Design cpu_8bit, start of the top module:
module cpu_8bit (
    input wire clk,
    input wire reset,
    input wire [7:0] data_in,
    output wire [7:0] data_out,
    output wire [7:0] address,
    output wire mem_write
);
Settings: LEC_CHECK=0, CAP_MARGIN=20, CORE_MARGIN=2, CORE_UTILIZATION=40, SLEW_MARGIN=20; clock period 4.0 ns.
run.sh (not shown) runs the stock make flow with config.mk's settings and CLKGATE_MAP_FILE=.
Edit:
- CORE_ASPECT_RATIO: default -> 0.5
- CORE_UTILIZATION: 40 -> 68
- CTS_CLUSTER_DIAMETER: default -> 216
- CTS_CLUSTER_SIZE: default -> 100
- PLACE_DENSITY_LB_ADDON: default -> 0.3
- TNS_END_PERCENT: default -> 15
Setup slack got worse by 18 ps.
Flip-flop count is unchanged.
Wire length drops by about 0.5%.
Final area drops by 2.0%.
Edit:
- ABC_AREA: default -> 1
- CAP_MARGIN: 20 -> 10
- CORE_ASPECT_RATIO: 0.5 -> 0.67
- CORE_MARGIN: 2 -> 4
- CORE_UTILIZATION: 68 -> 63
- CTS_CLUSTER_DIAMETER: 216 -> default
- CTS_CLUSTER_SIZE: 100 -> 73
- GPL_TIMING_DRIVEN: default -> 0
- MAX_ROUTING_LAYER: default -> met4
- PLACE_DENSITY_LB_ADDON: 0.3 -> default
- TNS_END_PERCENT: 15 -> default
Result: Worst setup slack gets worse by 160 ps; worst hold slack degrades by 4.8 ps; critical path depth grows by 13; synthesized area went down by 3.0%; routed wire length goes up by 0.45%; power decreases by 2.7%; clock power goes up by about 2%; design area stays flat; die size is higher by about 16%; utilization shrinks by 3.8 points; cell count came out higher by 28%.


cpu_8bit again, from the RTL that the note above started with.
Design cpu_8bit, start of the top module:
module cpu_8bit (
    input wire clk,
    input wire reset,
    input wire [7:0] data_in,
    output wire [7:0] data_out,
    output wire [7:0] address,
    output wire mem_write
);
clock: 2.71 ns
lec_check: 0
abc_area: 1
cap_margin: 0
core_margin: 2
core_utilization: 72
place_density: 0.65
slew_margin: 20
The starting point finished but fails on negative setup slack.
Then changed:
--- a/flow/config.mk
+++ b/flow/config.mk
@@ -6,8 +6,6 @@
 export NUM_CORES = 4
 export LEC_CHECK = 0
-export ABC_AREA = 1
-export CAP_MARGIN = 0
+export CAP_MARGIN = 20
 export CORE_MARGIN = 2
-export CORE_UTILIZATION = 72
-export PLACE_DENSITY = 0.65
+export CORE_UTILIZATION = 28
 export SLEW_MARGIN = 20
==> flow/constraint.sdc (replaced) <==
create_clock -name core_clock -period 5.85 [get_ports {clk}]
set_input_delay 1.1700 -clock core_clock [delete_from_list [all_inputs] [get_ports {clk}]]
set_output_delay 1.1700 -clock core_clock [all_outputs]
set_load 0.01 [all_outputs]
What happened:
- Now the flow produced a clean layout
- final area went down by 0.34%
- flip-flop count stays the same
- die area went up to 2.5 times its value
- wire length came out lower by 12%
- via count shrinks by 24%
Then changed:
--- a/flow/config.mk
+++ b/flow/config.mk
@@ -8,4 +8,4 @@
 export CAP_MARGIN = 20
 export CORE_MARGIN = 2
-export CORE_UTILIZATION = 28
+export CORE_UTILIZATION = 66
 export SLEW_MARGIN = 20
==> flow/constraint.sdc (replaced) <==
create_clock -name core_clock -period 3.33 [get_ports {clk}]
set_input_delay 0.6660 -clock core_clock [delete_from_list [all_inputs] [get_ports {clk}]]
set_output_delay 0.6660 -clock core_clock [all_outputs]
set_load 0.01 [all_outputs]
What happened: Core utilization came out higher by 46 points; non-clock buffer count came out higher by 11; hold slack stays flat; cell count came out lower by 16%; power came out higher by 75%; die area came out lower by 56%; setup slack degrades by 1.7 ns.
Then changed:
--- a/flow/config.mk
+++ b/flow/config.mk
@@ -8,4 +8,4 @@
 export CAP_MARGIN = 20
 export CORE_MARGIN = 2
-export CORE_UTILIZATION = 66
+export CORE_UTILIZATION = 62
 export SLEW_MARGIN = 20
==> flow/constraint.sdc (replaced) <==
create_clock -name core_clock -period 5.85 [get_ports {clk}]
set_input_delay 1.1700 -clock core_clock [delete_from_list [all_inputs] [get_ports {clk}]]
set_output_delay 1.1700 -clock core_clock [all_outputs]
set_load 0.01 [all_outputs]
Via count goes down by a few percent.
Count of clock-buffer cells in the layout came out lower by 1.
Die size goes up by a few percent.
Power went down by well over a third.
Synthesized area does not change.
Then changed:
--- a/flow/config.mk
+++ b/flow/config.mk
@@ -8,4 +8,5 @@
 export CAP_MARGIN = 20
 export CORE_MARGIN = 2
-export CORE_UTILIZATION = 62
+export CORE_UTILIZATION = 72
+export PLACE_DENSITY = 0.65
 export SLEW_MARGIN = 20
==> flow/constraint.sdc (replaced) <==
create_clock -name core_clock -period 3.33 [get_ports {clk}]
set_input_delay 0.6660 -clock core_clock [delete_from_list [all_inputs] [get_ports {clk}]]
set_output_delay 0.6660 -clock core_clock [all_outputs]
set_load 0.01 [all_outputs]
Effect:
- The changed run went through all stages and came out clean
- clock-buffer cell count stays the same
- first-iteration DRC count fell by 0.96%
- register-to-register slack loses 1.9 ns
- hold slack gains 0.019 ns
- final area rose by about 2%
- final cell count rose by 1.9%
- worst setup slack loses 1.8 ns
- non-clock buffer count rose by 11
- die area fell by 13%
- wire length rose by about 16%
No activity file was given, so power comes from the tool's default toggle rates.
